old:
// clk_ctrl
module clk_ctrl
(
	input				wire				clk_i					,
	input				wire				rstn_i				,	
	input				wire	[15:0]	freq						,
	output			reg				dds1_o					,
	output			reg				dds_o						
);
Size: roughly 7800 cells after synthesis, about 66 flip-flops, roughly 20 I/O pins, ~0.051 mm² of cells after synthesis.
export LEC_CHECK = 0
export ABC_AREA = 1
export CAP_MARGIN = 20
export CELL_PAD_IN_SITES_DETAIL_PLACEMENT = 0
export CORE_ASPECT_RATIO = 0.93
export CORE_MARGIN = 2
export CORE_UTILIZATION = 72
export CTS_CLUSTER_DIAMETER = 341
export GPL_ROUTABILITY_DRIVEN = 1
export MAX_ROUTING_LAYER = met4
export PLACE_DENSITY_LB_ADDON = 0.2
export SETUP_SLACK_MARGIN = 5.0
export SLEW_MARGIN = 20
export TNS_END_PERCENT = 55
create_clock -name core_clock -period 67.6 [get_ports {clk_i}]
run.sh (not shown) runs the stock make flow with config.mk's settings and CLKGATE_MAP_FILE=.
### old -> new
Settings: swapping 20 for 0 in CAP_MARGIN; swapping 341 for 27 in CTS_CLUSTER_DIAMETER.
Notes after the runs:
- Reported for new and old, final design utilization turned out identical to the last digit.
- Reported for new and old, largest net degree at the start of global routing turned out identical to the last digit.
- old -> new: cell count in the Yosys report delta 0, exact match
- Across new and old, none had a timing, DRC or antenna violation.
- Data arrival time at the worst-slack endpoint of old is on par with new.
- Diff old..new | clock sink total | unchanged
- From new to old, final weighted congestion of routability-driven global placement did not move at all.
- From old to new, sequential element share of the synthesized area did not move at all.
- From old to new, final setup violation count did not move at all.

--- another note on this design; it stands on its own ---

==> run a <==
==> flow/design.v <==
module clk_ctrl
(
	input				wire				clk_i					,
	input				wire				rstn_i				,	
	input				wire	[15:0]	freq						,
	output			reg				dds1_o					,
	output			reg				dds_o						
);
reg	[31:0]	cnt;
wire	[63:0]	add;
assign add =freq*32'd4294967295/16'd30000;
always@(posedge clk_i or negedge rstn_i)
	if(rstn_i ==1'b0)
		cnt <=32'd0;
	else
		cnt <=cnt +add; 
always@(posedge clk_i or negedge rstn_i)
	if(rstn_i ==1'b0)
		dds_o <=1'b0;
	else if(cnt >=32'd2147483648)
		dds_o <=1'b1;
	else
		dds_o <=1'b0;		
reg	[31:0]	cnt1;
wire	[63:0]	add1;
assign add1 =(freq/8'd36)*32'd4294967295/16'd3000;
always@(posedge clk_i or negedge rstn_i)
	if(rstn_i ==1'b0)
		cnt1 <=32'd0;
	else
		cnt1 <=cnt1 +add1; 
always@(posedge clk_i or negedge rstn_i)
	if(rstn_i ==1'b0)
		dds1_o <=1'b0;
	else if(cnt1 >=32'd2147483648)
		dds1_o <=1'b1;
	else
		dds1_o <=1'b0;		
endmodule
==> flow/run.sh <==
#!/bin/bash
# the make line also repeats each setting of config.mk as NAME=value (left out here)
make -C /OpenROAD-flow-scripts/flow DESIGN_CONFIG=/design/flow/config.mk WORK_HOME=/design/flow/orfs CLKGATE_MAP_FILE= finish
==> flow/config.mk <==
export PLATFORM = sky130hd
export DESIGN_NAME = clk_ctrl
export DESIGN_NICKNAME = clk_ctrl
export VERILOG_FILES = /design/flow/design.v
export SDC_FILE = /design/flow/constraint.sdc
export NUM_CORES = 4
export LEC_CHECK = 0
export CAP_MARGIN = 20
export CELL_PAD_IN_SITES_DETAIL_PLACEMENT = 0
export CELL_PAD_IN_SITES_GLOBAL_PLACEMENT = 1
export CORE_ASPECT_RATIO = 0.5
export CORE_MARGIN = 2
export CORE_UTILIZATION = 58
export CTS_CLUSTER_DIAMETER = 399
export CTS_CLUSTER_SIZE = 98
export GPL_ROUTABILITY_DRIVEN = 1
export MAX_ROUTING_LAYER = met4
export PLACE_DENSITY = 0.35
export SETUP_SLACK_MARGIN = 1.27
export SLEW_MARGIN = 10
export TNS_END_PERCENT = 25
==> flow/constraint.sdc <==
create_clock -name core_clock -period 115.0 [get_ports {clk_i}]
set_input_delay 23.0000 -clock core_clock [delete_from_list [all_inputs] [get_ports {clk_i}]]
set_output_delay 23.0000 -clock core_clock [all_outputs]
set_load 0.01 [all_outputs]
==> inputs of run b, as changes to run a <==
ABC_AREA = 1   (was unset)
CELL_PAD_IN_SITES_DETAIL_PLACEMENT = unset   (was 0)
CELL_PAD_IN_SITES_GLOBAL_PLACEMENT = unset   (was 1)
CORE_ASPECT_RATIO = unset   (was 0.5)
CORE_UTILIZATION = 72   (was 58)
CTS_CLUSTER_DIAMETER = unset   (was 399)
CTS_CLUSTER_SIZE = unset   (was 98)
GPL_ROUTABILITY_DRIVEN = unset   (was 1)
MAX_ROUTING_LAYER = unset   (was met4)
PLACE_DENSITY = unset   (was 0.35)
SETUP_SLACK_MARGIN = unset   (was 1.27)
SLEW_MARGIN = 20   (was 10)
TNS_END_PERCENT = unset   (was 25)
==> flow/constraint.sdc (replaced) <==
create_clock -name core_clock -period 84.3 [get_ports {clk_i}]
set_input_delay 16.8600 -clock core_clock [delete_from_list [all_inputs] [get_ports {clk_i}]]
set_output_delay 16.8600 -clock core_clock [all_outputs]
set_load 0.01 [all_outputs]
==> comparison <==
- Cell count: run b is larger than run a (7.1%).
- Of run b and run a, run a has the higher via count (gap 9.8%, measured against run a).
- In clock-buffer cell count, run a and run b do not differ.
- Final area: run a is higher than run b (about 6%).
- Of run a and run b, run a has the higher register-to-register slack (gap 29000 ps).
- In run b the die size is smaller than in run a, by 26%.
- Of run a and run b, run a has the higher non-clock buffer count (gap 35).
- Against run a, the area after synthesis of run b is lower by about 8%.
- Between run b and run a, the lower worst setup slack is in run b (gap 14000 ps).
- Run a finished clean. Run b finished with timing, DRC and antenna clean.
- Of run b and run a, run a has the higher hold slack (gap 6.5 ps).
